==> run a <==
==> flow/design.v <==
module multiplier  #(parameter width = 16)
   ( input    signed  [width-1 : 0] multiplicand,
     input    signed  [width-1 : 0] multiplier,   
     output   signed  [2 * width - 1 : 0] product
   ) ;
   assign  product = multiplicand * multiplier ;
endmodule
module  adder  #(parameter width = 32)  
		( input   signed [width-1 : 0] a ,
		  input   signed [width-1 : 0] b , 
		  output  signed [width-1 : 0] sum
		) ;
    assign   sum = a + b ;
endmodule
module accumulator #(parameter width = 32) 
	(input    clk,
     	 input    ena,
         input    reset,
         input	  signed [width - 1 : 0] acc_in,
   	 output   reg signed [width - 1 : 0] acc_out
	) ;
   always @(posedge clk) begin
      if (reset)  acc_out <= 0 ;
      else if (ena) acc_out <= acc_in ;
   end
endmodule
module mac_demo(input    clk, 
           input    reset, 
           input    ena,
   	   input    signed [16-1 : 0] k,
           input    signed [16-1 : 0] x,   
           output   signed [2 * 16 - 1 : 0] acc_out
          ) ;
           wire     signed [2 * 16 - 1 : 0] p ;
           wire     signed [2 * 16 - 1 : 0] acc_in ;
   multiplier  #(.width(16)) mult_0(.multiplicand(k),
                                          .multiplier(x),
                       			  .product(p)
                			  ) ;
   adder     #(.width(2*16)) add_0(.a(p),
                			 .b(acc_out),
                			 .sum(acc_in)
               				) ;
   accumulator  #(.width(2*16))  acc_0(.clk(clk),
                   			     .reset(reset),
                   			     .ena(ena),
                   			     .acc_in(acc_in),
                   			     .acc_out(acc_out)
                   			) ;
endmodule
==> flow/run.sh <==
#!/bin/bash
# the make line also repeats each setting of config.mk as NAME=value (left out here)
make -C /OpenROAD-flow-scripts/flow DESIGN_CONFIG=/design/flow/config.mk WORK_HOME=/design/flow/orfs CLKGATE_MAP_FILE= finish
==> flow/config.mk <==
export PLATFORM = sky130hd
export DESIGN_NAME = mac_demo
export DESIGN_NICKNAME = mac_demo
export VERILOG_FILES = /design/flow/design.v
export SDC_FILE = /design/flow/constraint.sdc
export NUM_CORES = 4
export LEC_CHECK = 0
export CAP_MARGIN = 0
export CORE_ASPECT_RATIO = 1.07
export CORE_MARGIN = 2
export CORE_UTILIZATION = 72
export CTS_CLUSTER_DIAMETER = 361
export GPL_ROUTABILITY_DRIVEN = 0
export GPL_TIMING_DRIVEN = 1
export MAX_ROUTING_LAYER = met4
export SLEW_MARGIN = 35
==> flow/constraint.sdc <==
create_clock -name core_clock -period 6.16 [get_ports {clk}]
set_input_delay 1.2320 -clock core_clock [delete_from_list [all_inputs] [get_ports {clk}]]
set_output_delay 1.2320 -clock core_clock [all_outputs]
set_load 0.01 [all_outputs]
==> run b (differences from run a) <==
Settings changed: CAP_MARGIN 0 to 20, CORE_ASPECT_RATIO 1.07 to unset, CORE_UTILIZATION 72 to 65, CTS_CLUSTER_DIAMETER 361 to 36, GPL_ROUTABILITY_DRIVEN 0 to unset, GPL_TIMING_DRIVEN 1 to unset, MAX_ROUTING_LAYER met4 to unset, SLEW_MARGIN 35 to 20.
==> flow/constraint.sdc (replaced) <==
create_clock -name core_clock -period 6.58 [get_ports {clk}]
set_input_delay 1.3160 -clock core_clock [delete_from_list [all_inputs] [get_ports {clk}]]
set_output_delay 1.3160 -clock core_clock [all_outputs]
set_load 0.01 [all_outputs]
==> run c (differences from run a) <==
Settings changed: CAP_MARGIN 0 to 20, CORE_ASPECT_RATIO 1.07 to 0.54, CORE_UTILIZATION 72 to 39, CTS_CLUSTER_DIAMETER 361 to 265, CTS_CLUSTER_SIZE set to 87, GPL_TIMING_DRIVEN 1 to 0, PLACE_DENSITY_LB_ADDON set to 0.22, SETUP_SLACK_MARGIN set to -0.19, TNS_END_PERCENT set to 40.
==> flow_metrics.env <==
# yosys + openroad results
export IMPL_status="finished with violations"
export IMPL_so_violations="setup timing"
export IMPL_grt_use_met2=0.6119
export IMPL_clock_area_frac=0.009697
export IMPL_tightest_slew_ns=0.6962
export IMPL_stdcell_area_mm2=0.01484
export IMPL_critPathBufInv=6
export IMPL_final_setup_viol_count=13
export IMPL_fin_crit_sh=1.044
export IMPL_setup_slack_ns=-0.2922
export IMPL_grt_util_met3=0.03863
export IMPL_fin_crit_ns=6.872
# the run above: run b

==> flow_metrics.env <==
# yosys + openroad results
export IMPL_so_violations="setup timing"
export IMPL_status="finished with violations"
export IMPL_fin_crit_ns=6.881
export IMPL_fin_crit_sh=1.117
export IMPL_tightest_slew_ns=0.7303
export IMPL_final_setup_viol_count=20
export IMPL_setup_slack_ns=-0.7205
export IMPL_clock_area_frac=0.009657
export IMPL_grt_util_met3=0.08350
export IMPL_stdcell_area_mm2=0.01516
export IMPL_grt_use_met2=0.7472
# the run above: run a

==> flow_metrics.env <==
# yosys + openroad results
export IMPL_grt_use_met2=0.2981
export IMPL_clock_area_frac=0.01024
export IMPL_status="finished with violations"
export IMPL_final_setup_viol_count=18
export IMPL_fin_crit_sh=1.093
export IMPL_so_violations="setup timing"
export IMPL_setup_slack_ns=-0.5754
export IMPL_tightest_slew_ns=0.7660
export IMPL_critPathBufInv=5
export IMPL_stdcell_area_mm2=0.01454
export IMPL_grt_util_met3=0.06734
# the run above: run c

